## vga_top
module vga_top(
	input ClkPort,
	input BtnC,
	input BtnU,
	input BtnD,
	input BtnR,
	input BtnL,
	input MoveTick,  
	output hSync, vSync,
	output [3:0] vgaR, vgaG, vgaB,
	output An0, An1, An2, An3, An4, An5, An6, An7,
	output Ca, Cb, Cc, Cd, Ce, Cf, Cg, Dp,
	output MemOE, MemWR, RamCS, QuadSpiFlashCS
	);
	wire Reset;
	assign Reset=BtnC;
	wire bright;
	wire[9:0] hc, vc;
	wire[3:0] lives;
	wire [6:0] ssdOut;
	wire [3:0] anode;
	wire [11:0] rgb;
	display_controller dc(.clk(ClkPort), .rst(Reset), .hSync(hSync), .vSync(vSync), .bright(bright), .hCount(hc), .vCount(vc));
	game_control sc(.clk(ClkPort), .en(MoveTick), .bright(bright), .rst(BtnC), .up(BtnU), .down(BtnD),.left(BtnL),.right(BtnR),.hCount(hc), .vCount(vc), .rgb(rgb), .lives(lives));
	display_lives cnt(.clk(ClkPort), .displayNumber(lives), .anode(anode), .ssdOut(ssdOut));
	assign vgaR = rgb[11 : 8];
	assign vgaG = rgb[7  : 4];
	assign vgaB = rgb[3  : 0];
	assign {MemOE, MemWR, RamCS, QuadSpiFlashCS} = 4'b1111;
	assign {An7, An6, An5, An4, An3, An2, An1, An0} = {4'b1111, anode};
	assign {Ca, Cb, Cc, Cd, Ce, Cf, Cg} = ssdOut[6 : 0];
	assign Dp = 1'b1;  
endmodule
For scale: ~120 flip-flops, about 41 I/O pins, ~26,000 µm² of cells after synthesis.
clock: 2.91 ns
lec_check: 0
abc_area: 1
cap_margin: 20
core_margin: 2
core_utilization: 72
cts_cluster_diameter: 379
cts_cluster_size: 11
place_density: 0.6
setup_slack_margin: 0.69
slew_margin: 20
run.sh (not shown) runs the stock make flow with config.mk's settings and CLKGATE_MAP_FILE=.
The first run ended with an error in detailed placement (3_5_place_dp) with DPL-0038.
Rerun with:
ABC_AREA = unset   (was 1)
CTS_CLUSTER_DIAMETER = unset   (was 379)
CTS_CLUSTER_SIZE = 14   (was 11)
PLACE_DENSITY = unset   (was 0.6)
SETUP_SLACK_MARGIN = 1.1   (was 0.69)
clock period = 8.85 ns   (was 2.91 ns; I/O delays follow)
Now the flow completed with no timing, DRC or antenna violations; die size went down by 10%; synthesized area falls by 10%; synthesized cell count goes down by 25%.
Rerun with:
CTS_CLUSTER_DIAMETER = 363   (was unset)
PLACE_DENSITY_LB_ADDON = 0.26   (was unset)
clock period = 8.26 ns   (was 8.85 ns; I/O delays follow)
Synthesized area is unchanged. Wire length falls by 1.6%. Via count falls by about 1.1%. Final area rises by 1.1%. Worst hold slack stays flat. Total power grows by 8.4%. Critical path depth decreases by 6. Clock-buffer cell count is unchanged. Sequential power goes up by 4.1%.
Rerun with:
ABC_AREA = 1   (was unset)
CTS_CLUSTER_DIAMETER = unset   (was 363)
CTS_CLUSTER_SIZE = unset   (was 14)
PLACE_DENSITY = 0.6   (was unset)
PLACE_DENSITY_LB_ADDON = unset   (was 0.26)
SETUP_SLACK_MARGIN = unset   (was 1.1)
clock period = 2.91 ns   (was 8.26 ns; I/O delays follow)
This time the run did not get past detailed placement (3_5_place_dp) (DPL-0038); synthesized cell count goes up by a quarter to a third; synthesized area goes up by roughly a tenth; die area goes up by roughly a tenth.
Rerun with:
ABC_AREA = unset   (was 1)
CORE_UTILIZATION = 33   (was 72)
clock period = 12.5 ns   (was 2.91 ns; I/O delays follow)
Outcome:
- Now the flow passed the timing, design-rule and antenna checks
- area after synthesis falls by roughly a tenth
- die area climbs by well over a third
- synthesized cell count decreases by a quarter to a third


## JK
Starting RTL as in the previous note.
clock: 9.28 ns
lec_check: 0
abc_area: 1
cap_margin: 5
cell_pad_in_sites_detail_placement: 2
cell_pad_in_sites_global_placement: 3
core_margin: 2
core_utilization: 51
gpl_routability_driven: 0
gpl_timing_driven: 0
hold_slack_margin: 0.04
place_density_lb_addon: 0.02
slew_margin: 10
tns_end_percent: 30
JK terminated abnormally: global placement without I/O (3_1_place_gp_skip_io) reported FLW-0024.
What MS does differently from JK at the input level:
Settings: a deleted TNS_END_PERCENT that had been 30; a deleted HOLD_SLACK_MARGIN that had been 0.04; a change of CAP_MARGIN from 5 to 20; a deleted CELL_PAD_IN_SITES_DETAIL_PLACEMENT that had been 2; a change of CORE_UTILIZATION from 51 to 68; a deleted GPL_TIMING_DRIVEN that had been 0; a deleted CELL_PAD_IN_SITES_GLOBAL_PLACEMENT that had been 3; a deleted GPL_ROUTABILITY_DRIVEN that had been 0; a deleted PLACE_DENSITY_LB_ADDON that had been 0.02; a deleted ABC_AREA that had been 1; an added PLACE_DENSITY of 0.6; a change of SLEW_MARGIN from 10 to 20; a change of the clock period (ns, I/O delays scaled along) from 9.28 to 6.16.
==> results <==
Every stage of MS finished as expected; the final checks, on the other hand, flagged negative setup slack, which means the layout fails. JK never completed, since it errored out during global placement without I/O (3_1_place_gp_skip_io). On sequential element share of the synthesized area, the higher figure sits with MS, not JK. Die area (MS over JK): decrease, 32%. simple AND/OR/NAND/NOR gates as the largest non-sequential cell family by area was reported by JK, and AND-OR/OR-AND gates by MS. NOTE: synthesized cell count in MS falls short of that of JK.
diff inputs: MS => AL
Settings: putting CTS_CLUSTER_DIAMETER at 317 where nothing was set; putting CELL_PAD_IN_SITES_GLOBAL_PLACEMENT at 3 where nothing was set; swapping 68 for 40 in CORE_UTILIZATION; swapping 6.16 for 12.0 in the clock period (ns, I/O delays scaled along).
Notes after the runs:
Compared with MS, AL shows a lower portion of total power attributed to combinational logic.
Measured against each other, MS and AL differ in detailed-routing wirelength on met1, the higher figure coming from AL.
Taking MS as the reference point, the total negative slack for setup checks of AL rises by 480 ps.
Between MS and AL, arrival time reported for the critical path endpoint is higher for AL, MS comes in under that.
Nothing crashed in MS and all stages finished; the problem is that the final layout failed, the offending checks being negative setup slack.
Per the final summary, AL finished and its layout is clean on timing, DRC and antenna.
Setup slack after layout for AL is higher than for MS.
### AL -> TR
Settings: clearing CELL_PAD_IN_SITES_GLOBAL_PLACEMENT, which used to be 3; clearing CTS_CLUSTER_DIAMETER, which used to be 317; swapping 12.0 for 9.52 in the clock period (ns, I/O delays scaled along).
### Flow results
TR against AL: wire length on met1 went down by 4300 um; via count of the first global-routing pass dropped 78; wire length lost 8000 um. Taking TR over AL, the clock power ratio works out to 1.2. From AL to TR the numbers moved as follows: depth of the worst register-to-register path has decreased; area added between synthesis and finish now sits lower; clock buffer count went up by 1; count of non-CTS buffers in the layout decreased 17%. In the flow results for TR and AL, the hold slack is larger on TR. Taking AL as 1.0, TR lands at 0.933 on global-route wire length before repair.
Inputs modified between TR and PW:
Settings: an added CTS_CLUSTER_SIZE of 97; an added CTS_CLUSTER_DIAMETER of 353; a change of CORE_UTILIZATION from 40 to 66; a change of the clock period (ns, I/O delays scaled along) from 9.52 to 5.46.
==> comparison <==
In PW the implementation completed, yet the final layout does not meet the checks, the culprit being negative setup slack.
Going from TR to PW, first-iteration DRC count grew by more than half.
Between TR and PW, share of cell area taken by flip-flops and latches decreased.
The run showing the smaller worst-case reg-to-reg path depth is TR.
Between PW and TR, the setup slack of the critical path after layout is lower for PW.
Filler-free cell count of the finished design shrinks by a few percent when moving from TR to PW.
PW vs. TR: first-pass GRT wire length saw little to no change; routability congestion estimate saw an increase; placed instance area saw an increase.
Lower post-CTS setup buffer count was reported by TR, not PW.


job 321:
vga_top again, from the RTL that the note above started with.
clock: 5.31 ns
lec_check: 0
abc_area: 1
cap_margin: 5
cell_pad_in_sites_detail_placement: 2
cell_pad_in_sites_global_placement: 3
core_margin: 2
core_utilization: 51
gpl_routability_driven: 0
gpl_timing_driven: 0
hold_slack_margin: 0.04
place_density_lb_addon: 0.02
setup_slack_margin: 1.27
slew_margin: 10
Flow for job 321 halted at 3_1_place_gp_skip_io, error code FLW-0024.
The following lists how job 6250 was set up differently from job 321:
# job 321
export LEC_CHECK = 0
export ABC_AREA = 1
export CAP_MARGIN = 5
export CELL_PAD_IN_SITES_DETAIL_PLACEMENT = 2
export CELL_PAD_IN_SITES_GLOBAL_PLACEMENT = 3
export CORE_MARGIN = 2
export CORE_UTILIZATION = 51
export GPL_ROUTABILITY_DRIVEN = 0
export GPL_TIMING_DRIVEN = 0
export HOLD_SLACK_MARGIN = 0.04
export PLACE_DENSITY_LB_ADDON = 0.02
export SETUP_SLACK_MARGIN = 1.27
export SLEW_MARGIN = 10
create_clock -name core_clock -period 5.31 [get_ports {ClkPort}]
# job 6250
export LEC_CHECK = 0
export CAP_MARGIN = 20
export CORE_MARGIN = 2
export CORE_UTILIZATION = 54
export GPL_ROUTABILITY_DRIVEN = 0
export GPL_TIMING_DRIVEN = 0
export SLEW_MARGIN = 10
create_clock -name core_clock -period 9.19 [get_ports {ClkPort}]
--- outcome ---
Job 6250 completed; timing, DRC and antenna clean
Diff job 321 -> job 6250: pre-placement core utilization picked up an extra 2.7 points, die height -7.8%.
Across both runs, synthesized cell count was lower for job 6250 than for job 321.
Sort job 321 and job 6250 by post-synth design cell area asc -> top: job 6250
Die size: job 6250 is under job 321
Job 6250 vs job 321: area share of and/or/nand/nor cells after synthesis down
For number of distinct library cells after synthesis, dividing the value from job 321 by the value from job 6250 gives 0.67.
Changes in job 8210 relative to job 6250:
# job 6250
export LEC_CHECK = 0
export CAP_MARGIN = 20
export CORE_MARGIN = 2
export CORE_UTILIZATION = 54
export GPL_ROUTABILITY_DRIVEN = 0
export GPL_TIMING_DRIVEN = 0
export SLEW_MARGIN = 10
create_clock -name core_clock -period 9.19 [get_ports {ClkPort}]
# job 8210
export LEC_CHECK = 0
export CAP_MARGIN = 20
export CORE_MARGIN = 2
export CORE_UTILIZATION = 40
export PLACE_DENSITY = 0.6
export SLEW_MARGIN = 20
create_clock -name core_clock -period 5.33 [get_ports {ClkPort}]
### Flow results
No crash in job 8210: every stage finished, but the layout fails its final checks due to negative setup slack.
Job 8210 vs. job 6250: fraction of the mapped netlist area in compound gates about even; clock network fraction of total power fell 3.1 points; global-route wire length before repair rose 18 mm.
Setup changes, job 8210 to job 7754
# job 8210
export LEC_CHECK = 0
export CAP_MARGIN = 20
export CORE_MARGIN = 2
export CORE_UTILIZATION = 40
export PLACE_DENSITY = 0.6
export SLEW_MARGIN = 20
create_clock -name core_clock -period 5.33 [get_ports {ClkPort}]
# job 7754
export LEC_CHECK = 0
export CAP_MARGIN = 20
export CORE_MARGIN = 2
export CORE_UTILIZATION = 40
export PLACE_DENSITY = 0.6
export SLEW_MARGIN = 20
create_clock -name core_clock -period 12.0 [get_ports {ClkPort}]
Findings:
- Job 7754 went all the way through synthesis, placement and routing and the layout is clean on timing, DRC and antenna.
- Job 7754 ended with less placed instance count than job 8210.
- Job 7754 vs. job 8210: worst-case setup slack after placement climbed 3.75 ns, routed wire length -about 9%.
Power and IR drop assume default switching activity.
